==> exp/quartz: inputs <==
// cpu15
module cpu15(CLK, RESET_N, IO65_IN, IO64_OUT, PROM_ADDR, PROM_DATA, HALT);
make LEC_CHECK=0 CAP_MARGIN=10 CELL_PAD_IN_SITES_DETAIL_PLACEMENT=2 CORE_ASPECT_RATIO=0.55 CORE_MARGIN=2 CORE_UTILIZATION=43 CTS_CLUSTER_DIAMETER=266 GPL_ROUTABILITY_DRIVEN=1 GPL_TIMING_DRIVEN=1 HOLD_SLACK_MARGIN=0.15 PLACE_DENSITY_LB_ADDON=0.15 SETUP_SLACK_MARGIN=0.01 SLEW_MARGIN=40 TNS_END_PERCENT=100 finish   # period 4.01 ns
run.sh (not shown) runs the stock make flow with config.mk's settings and CLKGATE_MAP_FILE=.
==> inputs of exp/garnet, as changes to exp/quartz <==
ABC_AREA = 1   (was unset)
CAP_MARGIN = 20   (was 10)
CELL_PAD_IN_SITES_DETAIL_PLACEMENT = unset   (was 2)
CORE_ASPECT_RATIO = 0.98   (was 0.55)
CORE_UTILIZATION = 71   (was 43)
CTS_CLUSTER_DIAMETER = 213   (was 266)
CTS_CLUSTER_SIZE = 15   (was unset)
GPL_ROUTABILITY_DRIVEN = unset   (was 1)
GPL_TIMING_DRIVEN = unset   (was 1)
HOLD_SLACK_MARGIN = unset   (was 0.15)
PLACE_DENSITY_LB_ADDON = 0.21   (was 0.15)
SETUP_SLACK_MARGIN = 0.63   (was 0.01)
TNS_END_PERCENT = unset   (was 100)
==> flow/constraint.sdc (replaced) <==
create_clock -name core_clock -period 2.59 [get_ports {CLK}]
set_input_delay 0.5180 -clock core_clock [delete_from_list [all_inputs] [get_ports {CLK}]]
set_output_delay 0.5180 -clock core_clock [all_outputs]
set_load 0.01 [all_outputs]
==> results <==
exp/quartz completed without violations. exp/garnet finished clean. Of exp/garnet and exp/quartz, exp/quartz has the higher die area (gap about 43%, measured against exp/quartz). Against exp/quartz, the synthesized cell count of exp/garnet is higher by 0.25%. Worst setup slack: exp/quartz is better than exp/garnet (170 ps). In exp/garnet the routed wire length is lower than in exp/quartz, by 22%. In exp/quartz the via count is smaller than in exp/garnet, by 3.5%. Final area: exp/garnet is smaller than exp/quartz (2.3%).

---

==> run a: inputs <==
==> flow/design.v <==
module clock_gen(CLK, RESET_N, CLK_FT, CLK_DC, CLK_EX, CLK_WB);
    input          CLK;
    input          RESET_N;
    output         CLK_FT;
    output         CLK_DC;
    output         CLK_EX;
    output         CLK_WB;
    reg            CLK_FT;
    reg            CLK_DC;
    reg            CLK_EX;
    reg            CLK_WB;
    reg [1:0]      COUNT;
    always@(posedge CLK) begin
        if(RESET_N == 1'b0) begin
            COUNT  <= 2'b00;
            CLK_FT <= 0;
            CLK_DC <= 0;
            CLK_EX <= 0;
            CLK_WB <= 0;
        end else begin
        COUNT <= COUNT + 2'b01;
        if(COUNT == 2'b00) begin
            CLK_FT <= 1;
            CLK_DC <= 0;
            CLK_EX <= 0;
            CLK_WB <= 0;
        end 
        else if(COUNT == 2'b01) begin
            CLK_FT <= 0;
            CLK_DC <= 1;
            CLK_EX <= 0;
            CLK_WB <= 0;
        end 
        else if(COUNT == 2'b10) begin
            CLK_FT <= 0;
            CLK_DC <= 0;
            CLK_EX <= 1;
            CLK_WB <= 0;
        end 
        else if(COUNT == 2'b11) begin
            CLK_FT <= 0;
            CLK_DC <= 0;
            CLK_EX <= 0;
            CLK_WB <= 1;
        end
        end
    end
endmodule
module fetch(CLK, CLK_FT, PROM_DATA, PROM_OUT);
    input         CLK;
    input         CLK_FT;
    input [14:0]  PROM_DATA;
    output [14:0] PROM_OUT;
    reg [14:0]    PROM_OUT;
    always@(posedge CLK) begin
        if(CLK_FT)
            PROM_OUT <= PROM_DATA;
    end
endmodule  
module decode(CLK, CLK_DC, PROM_OUT, OP_CODE, OP_DATA);
    input        CLK;
    input        CLK_DC;
    input [14:0] PROM_OUT;
    output [3:0] OP_CODE;
    output [7:0] OP_DATA;
    reg [3:0]    OP_CODE;
    reg [7:0]    OP_DATA;
    always@(posedge CLK) begin
        if(CLK_DC) begin
        OP_CODE <= PROM_OUT[14:11];
        OP_DATA <= PROM_OUT[7:0];
        end
    end
endmodule  
module reg_dc(CLK, CLK_DC, N_REG_IN, REG_0, REG_1, REG_2, REG_3, REG_4, REG_5,
              REG_6, REG_7, N_REG_OUT, REG_OUT);
    input         CLK;
    input         CLK_DC;
    input [2:0]   N_REG_IN;
    input [15:0]  REG_0;
    input [15:0]  REG_1;
    input [15:0]  REG_2;
    input [15:0]  REG_3;
    input [15:0]  REG_4;
    input [15:0]  REG_5;
    input [15:0]  REG_6;
    input [15:0]  REG_7;
    output [2:0]  N_REG_OUT;
    output [15:0] REG_OUT;
    reg [2:0]     N_REG_OUT;
    reg [15:0]    REG_OUT;
    always@(posedge CLK) if(CLK_DC) begin
        N_REG_OUT <= N_REG_IN;
        case(N_REG_IN)
            3'b000: REG_OUT <= REG_0;
            3'b001: REG_OUT <= REG_1;
            3'b010: REG_OUT <= REG_2;
            3'b011: REG_OUT <= REG_3;
            3'b100: REG_OUT <= REG_4;
            3'b101: REG_OUT <= REG_5;
            3'b110: REG_OUT <= REG_6;
            3'b111: REG_OUT <= REG_7;
        endcase  
    end
endmodule  
module ram_dc(CLK, CLK_DC, RAM_AD_IN, RAM_0, RAM_1, RAM_2, RAM_3, RAM_4, RAM_5,
              RAM_6, RAM_7, IO65_IN, RAM_AD_OUT, RAM_OUT);
    input         CLK;
    input         CLK_DC;
    input [7:0]   RAM_AD_IN;
    input [15:0]  RAM_0;
    input [15:0]  RAM_1;
    input [15:0]  RAM_2;
    input [15:0]  RAM_3;
    input [15:0]  RAM_4;
    input [15:0]  RAM_5;
    input [15:0]  RAM_6;
    input [15:0]  RAM_7;
    input [15:0]  IO65_IN;
    output [7:0]  RAM_AD_OUT;
    output [15:0] RAM_OUT;
    reg [7:0]     RAM_AD_OUT;
    reg [15:0]    RAM_OUT;
    always@(posedge CLK) if(CLK_DC) begin
        RAM_AD_OUT <= RAM_AD_IN;
        case(RAM_AD_IN)
            8'h00: RAM_OUT <= RAM_0;
            8'h01: RAM_OUT <= RAM_1;
            8'h02: RAM_OUT <= RAM_2;
            8'h03: RAM_OUT <= RAM_3;
            8'h04: RAM_OUT <= RAM_4;
            8'h05: RAM_OUT <= RAM_5;
            8'h06: RAM_OUT <= RAM_6;
            8'h07: RAM_OUT <= RAM_7;
            8'h40: RAM_OUT <= IO65_IN;
            default: RAM_OUT <= 16'hFFFF;
        endcase
    end
endmodule  
module exec(CLK, CLK_EX, RESET_N, OP_CODE, REG_A, REG_B, OP_DATA, RAM_OUT, P_COUNT,
            REG_IN, RAM_IN, REG_WEN, RAM_WEN, HALT);
    input         CLK;
    input         CLK_EX;
    input         RESET_N;
    input [3:0]   OP_CODE;
    input [15:0]  REG_A;
    input [15:0]  REG_B;
    input [7:0]   OP_DATA;
    input [15:0]  RAM_OUT;
    output [7:0]  P_COUNT;
    output [15:0] REG_IN;
    output [15:0] RAM_IN;
    output        REG_WEN;
    output        RAM_WEN;
    output        HALT;
    reg [7:0]     P_COUNT;
    reg [15:0]    REG_IN;
    reg [15:0]    RAM_IN;
    reg           REG_WEN;
    reg           RAM_WEN;
    reg           CMP_FLAG;
    reg           HALT;
    always@(posedge CLK) begin
        if(RESET_N == 1'b0) begin
            P_COUNT <= 0;
            CMP_FLAG <= 0;
            REG_WEN <= 0;
            RAM_WEN <= 0;
            HALT <= 0;
        end else if(CLK_EX) begin
            case(OP_CODE)
                4'h0: begin      
                    REG_IN  <= REG_B;
                    REG_WEN <= 1;
                    RAM_WEN <= 0;
                    P_COUNT <= P_COUNT + 8'h01;
                end
                4'h1: begin      
                    REG_IN  <= REG_A + REG_B;
                    REG_WEN <= 1;
                    RAM_WEN <= 0;
                    P_COUNT <= P_COUNT + 8'h01;
                end
                4'h2: begin      
                    REG_IN  <= REG_A - REG_B;
                    REG_WEN <= 1;
                    RAM_WEN <= 0;
                    P_COUNT <= P_COUNT + 8'h01;
                end
                4'h3: begin      
                    REG_IN  <= REG_A & REG_B;
                    REG_WEN <= 1;
                    RAM_WEN <= 0;
                    P_COUNT <= P_COUNT + 8'h01;
                end
                4'h4: begin      
                    REG_IN  <= REG_A | REG_B;
                    REG_WEN <= 1;
                    RAM_WEN <= 0;
                    P_COUNT <= P_COUNT + 8'h01;
                end
                4'h5: begin      
                    REG_IN  <= (REG_A << 1);
                    REG_WEN <= 1;
                    RAM_WEN <= 0;
                    P_COUNT <= P_COUNT + 8'h01;
                end
                4'h6: begin      
                    REG_IN  <= (REG_A >> 1);
                    REG_WEN <= 1;
                    RAM_WEN <= 0;
                    P_COUNT <= P_COUNT + 8'h01;
                end
                4'h7: begin      
                    REG_IN  <= ((REG_A >> 1) | REG_A & 16'h8000);
                    REG_WEN <= 1;
                    RAM_WEN <= 0;
                    P_COUNT <= P_COUNT + 8'h01;
                end 
                4'h8: begin      
                    REG_IN  <= {REG_A[15:8], OP_DATA};
                    REG_WEN <= 1;
                    RAM_WEN <= 0;
                    P_COUNT <= P_COUNT + 8'h01;
                end
                4'h9: begin      
                    REG_IN  <= {OP_DATA, REG_A[7:0]};
                    REG_WEN <= 1;
                    RAM_WEN <= 0;
                    P_COUNT <= P_COUNT + 8'h01;
                end
                4'hA: begin      
                    CMP_FLAG <= REG_A == REG_B ? 1'b1 : 1'b0;
                    REG_WEN  <= 0;
                    RAM_WEN  <= 0;
                    P_COUNT <= P_COUNT + 8'h01;
                end
                4'hB: begin      
                    REG_WEN <= 0;
                    RAM_WEN <= 0;
                    P_COUNT <= CMP_FLAG ? OP_DATA : P_COUNT + 8'h01;
                end
                4'hC: begin      
                    REG_WEN <= 0;
                    RAM_WEN <= 0;
                    P_COUNT <= OP_DATA;
                end
                4'hD: begin      
                    REG_IN  <= RAM_OUT;
                    REG_WEN <= 1;
                    RAM_WEN <= 0;
                    P_COUNT <= P_COUNT + 8'h01;
                end
                4'hE: begin      
                    RAM_IN  <= REG_A;
                    REG_WEN <= 0;
                    RAM_WEN <= 1;
                    P_COUNT <= P_COUNT + 8'h01;
                end
                4'hF: begin      
                    REG_WEN <= 0;
                    RAM_WEN <= 0;
                    HALT <= 1;
                end
            endcase  
        end  
    end  
endmodule  
module reg_wb(CLK, CLK_WB, RESET_N, N_REG, REG_IN, REG_WEN, REG_0, REG_1, REG_2,
              REG_3, REG_4, REG_5, REG_6, REG_7);
    input         CLK;
    input         CLK_WB;
    input         RESET_N;
    input [2:0]   N_REG;
    input [15:0]  REG_IN;
    input         REG_WEN;
    output [15:0] REG_0;
    output [15:0] REG_1;
    output [15:0] REG_2;
    output [15:0] REG_3;
    output [15:0] REG_4;
    output [15:0] REG_5;
    output [15:0] REG_6;
    output [15:0] REG_7;
    reg [15:0]    REG_0;
    reg [15:0]    REG_1;
    reg [15:0]    REG_2;
    reg [15:0]    REG_3;
    reg [15:0]    REG_4;
    reg [15:0]    REG_5;
    reg [15:0]    REG_6;
    reg [15:0]    REG_7;
    always@(posedge CLK) begin
        if(RESET_N == 1'b0) begin
            REG_0 <= 0;
            REG_1 <= 0;
            REG_2 <= 0;
            REG_3 <= 0;
            REG_4 <= 0;
            REG_5 <= 0;
            REG_6 <= 0;
            REG_7 <= 0;
        end else if(CLK_WB) begin
            if(REG_WEN) begin
                case(N_REG)
                    3'h0: REG_0 <= REG_IN;
                    3'h1: REG_1 <= REG_IN;
                    3'h2: REG_2 <= REG_IN;
                    3'h3: REG_3 <= REG_IN;
                    3'h4: REG_4 <= REG_IN;
                    3'h5: REG_5 <= REG_IN;
                    3'h6: REG_6 <= REG_IN;
                    3'h7: REG_7 <= REG_IN;
                endcase  
            end  
        end  
    end  
endmodule  
module ram_wb(CLK, CLK_WB, RESET_N, RAM_ADDR, RAM_IN, RAM_WEN, RAM_0, RAM_1, RAM_2, RAM_3,
              RAM_4, RAM_5, RAM_6, RAM_7, IO64_OUT);
    input         CLK;
    input         CLK_WB;
    input         RESET_N;
    input [7:0]   RAM_ADDR;
    input [15:0]  RAM_IN;
    input         RAM_WEN;
    output [15:0] RAM_0;
    output [15:0] RAM_1;
    output [15:0] RAM_2;
    output [15:0] RAM_3;
    output [15:0] RAM_4;
    output [15:0] RAM_5;
    output [15:0] RAM_6;
    output [15:0] RAM_7;
    output [15:0] IO64_OUT;
    reg [15:0]    RAM_0;
    reg [15:0]    RAM_1;
    reg [15:0]    RAM_2;
    reg [15:0]    RAM_3;
    reg [15:0]    RAM_4;
    reg [15:0]    RAM_5;
    reg [15:0]    RAM_6;
    reg [15:0]    RAM_7;
    reg [15:0]    IO64_OUT;
    always@(posedge CLK) begin
        if(RESET_N == 1'b0) begin
            RAM_0 <= 0;
            RAM_1 <= 0;
            RAM_2 <= 0;
            RAM_3 <= 0;
            RAM_4 <= 0;
            RAM_5 <= 0;
            RAM_6 <= 0;
            RAM_7 <= 0;
            IO64_OUT <= 0;
        end else if(CLK_WB && RAM_WEN) begin
            case(RAM_ADDR)
                8'h0: RAM_0 <= RAM_IN;
                8'h1: RAM_1 <= RAM_IN;
                8'h2: RAM_2 <= RAM_IN;
                8'h3: RAM_3 <= RAM_IN;
                8'h4: RAM_4 <= RAM_IN;
                8'h5: RAM_5 <= RAM_IN;
                8'h6: RAM_6 <= RAM_IN;
                8'h7: RAM_7 <= RAM_IN;
                8'h40: IO64_OUT <= RAM_IN;
            endcase  
        end  
    end  
endmodule  
module cpu15(CLK, RESET_N, IO65_IN, IO64_OUT, PROM_ADDR, PROM_DATA, HALT);
    input         CLK;
    input         RESET_N;
    input [15:0]  IO65_IN;
    output [15:0] IO64_OUT;
    output [7:0]  PROM_ADDR;
    input [14:0]  PROM_DATA;
    output        HALT;
    wire          CLK_FT;
    wire          CLK_DC;
    wire          CLK_EX;
    wire          CLK_WB;
    wire [7:0]    P_COUNT;
    wire [14:0]   PROM_OUT;
    wire [3:0]    OP_CODE;
    wire [7:0]    OP_DATA;
    wire [15:0]   REG_0;
    wire [15:0]   REG_1;
    wire [15:0]   REG_2;
    wire [15:0]   REG_3;
    wire [15:0]   REG_4;
    wire [15:0]   REG_5;
    wire [15:0]   REG_6;
    wire [15:0]   REG_7;
    wire [2:0]    N_REG_A;
    wire [2:0]    N_REG_B;
    wire [15:0]   REG_A;
    wire [15:0]   REG_B;
    wire [15:0]   RAM_0;
    wire [15:0]   RAM_1;
    wire [15:0]   RAM_2;
    wire [15:0]   RAM_3;
    wire [15:0]   RAM_4;
    wire [15:0]   RAM_5;
    wire [15:0]   RAM_6;
    wire [15:0]   RAM_7;
    wire [7:0]    RAM_ADDR;
    wire [15:0]   RAM_OUT;
    wire [15:0]   REG_IN;
    wire [15:0]   RAM_IN;
    wire          REG_WEN;
    wire          RAM_WEN;
    clock_gen C1(CLK, RESET_N, CLK_FT, CLK_DC, CLK_EX, CLK_WB);
    assign PROM_ADDR = P_COUNT;
    fetch C2(CLK, CLK_FT, PROM_DATA, PROM_OUT);
    decode C3(CLK, CLK_DC, PROM_OUT, OP_CODE, OP_DATA);
    reg_dc C4(CLK, CLK_DC, PROM_OUT[10:8], REG_0, REG_1, REG_2, REG_3, REG_4, REG_5,
              REG_6, REG_7, N_REG_A, REG_A);
    reg_dc C5(CLK, CLK_DC, PROM_OUT[7:5], REG_0, REG_1, REG_2, REG_3, REG_4, REG_5,
              REG_6, REG_7, N_REG_B, REG_B);
    ram_dc C6(CLK, CLK_DC, PROM_OUT[7:0], RAM_0, RAM_1, RAM_2, RAM_3, RAM_4, RAM_5,
              RAM_6, RAM_7, IO65_IN, RAM_ADDR, RAM_OUT);
    exec C7(CLK, CLK_EX, RESET_N, OP_CODE, REG_A, REG_B, OP_DATA, RAM_OUT, P_COUNT,
            REG_IN, RAM_IN, REG_WEN, RAM_WEN, HALT);
    reg_wb C8(CLK, CLK_WB, RESET_N, N_REG_A, REG_IN, REG_WEN, REG_0, REG_1, REG_2,
              REG_3, REG_4, REG_5, REG_6, REG_7);
    ram_wb C9(CLK, CLK_WB, RESET_N, RAM_ADDR, RAM_IN, RAM_WEN, RAM_0, RAM_1, RAM_2, RAM_3,
              RAM_4, RAM_5, RAM_6, RAM_7, IO64_OUT);
endmodule  
==> flow/run.sh <==
#!/bin/bash
# the make line also repeats each setting of config.mk as NAME=value (left out here)
make -C /OpenROAD-flow-scripts/flow DESIGN_CONFIG=/design/flow/config.mk WORK_HOME=/design/flow/orfs CLKGATE_MAP_FILE= finish
==> flow/config.mk <==
export PLATFORM = sky130hd
export DESIGN_NAME = cpu15
export DESIGN_NICKNAME = cpu15
export VERILOG_FILES = /design/flow/design.v
export SDC_FILE = /design/flow/constraint.sdc
export NUM_CORES = 4
export LEC_CHECK = 0
export ABC_AREA = 1
export CAP_MARGIN = 20
export CORE_MARGIN = 2
export CORE_UTILIZATION = 72
export CTS_CLUSTER_DIAMETER = 231
export CTS_CLUSTER_SIZE = 41
export PLACE_DENSITY_LB_ADDON = 0.22
export SETUP_SLACK_MARGIN = 0.62
export SLEW_MARGIN = 40
==> flow/constraint.sdc <==
create_clock -name core_clock -period 2.14 [get_ports {CLK}]
set_input_delay 0.4280 -clock core_clock [delete_from_list [all_inputs] [get_ports {CLK}]]
set_output_delay 0.4280 -clock core_clock [all_outputs]
set_load 0.01 [all_outputs]
==> run b: changes against run a <==
ABC_AREA = unset   (was 1)
CORE_UTILIZATION = 40   (was 72)
CTS_CLUSTER_DIAMETER = unset   (was 231)
CTS_CLUSTER_SIZE = unset   (was 41)
PLACE_DENSITY_LB_ADDON = unset   (was 0.22)
SETUP_SLACK_MARGIN = unset   (was 0.62)
==> flow/constraint.sdc (replaced) <==
create_clock -name core_clock -period 3.64 [get_ports {CLK}]
set_input_delay 0.7280 -clock core_clock [delete_from_list [all_inputs] [get_ports {CLK}]]
set_output_delay 0.7280 -clock core_clock [all_outputs]
set_load 0.01 [all_outputs]
==> results.json <==
{
  "status": "timing/DRC/antenna clean",
  "mux_share_pct": 7.730,
  "ys_cells": 2440,
  "synthCells": 2440,
  "initCoreUtil_pct": 40.36,
  "die_area_um2": 54660,
  "pre_cts_slack_ns": 0.5945,
  "synth_area_per_cell_um2": 8.657,
  "core_um2": 52340,
  "yosysTopAreaCellShare_pct": 27.48
}
the above is filed under run b

==> results.json <==
{
  "synthCells": 2446,
  "initCoreUtil_pct": 73.01,
  "status": "stopped before the end",
  "yosysTopAreaCellShare_pct": 29.59,
  "core_um2": 26880,
  "mux_share_pct": 0,
  "yosys.area_share.adder_pct": 3.775,
  "lastStage": "clock tree synthesis (4_1_cts)",
  "die_area_um2": 28590,
  "pre_cts_slack_ns": 0.0002525,
  "ys_cells": 2446,
  "error": "[ERROR DPL-0038] Utilization greater than 100%, impossible to legalize"
}
the above is filed under run a

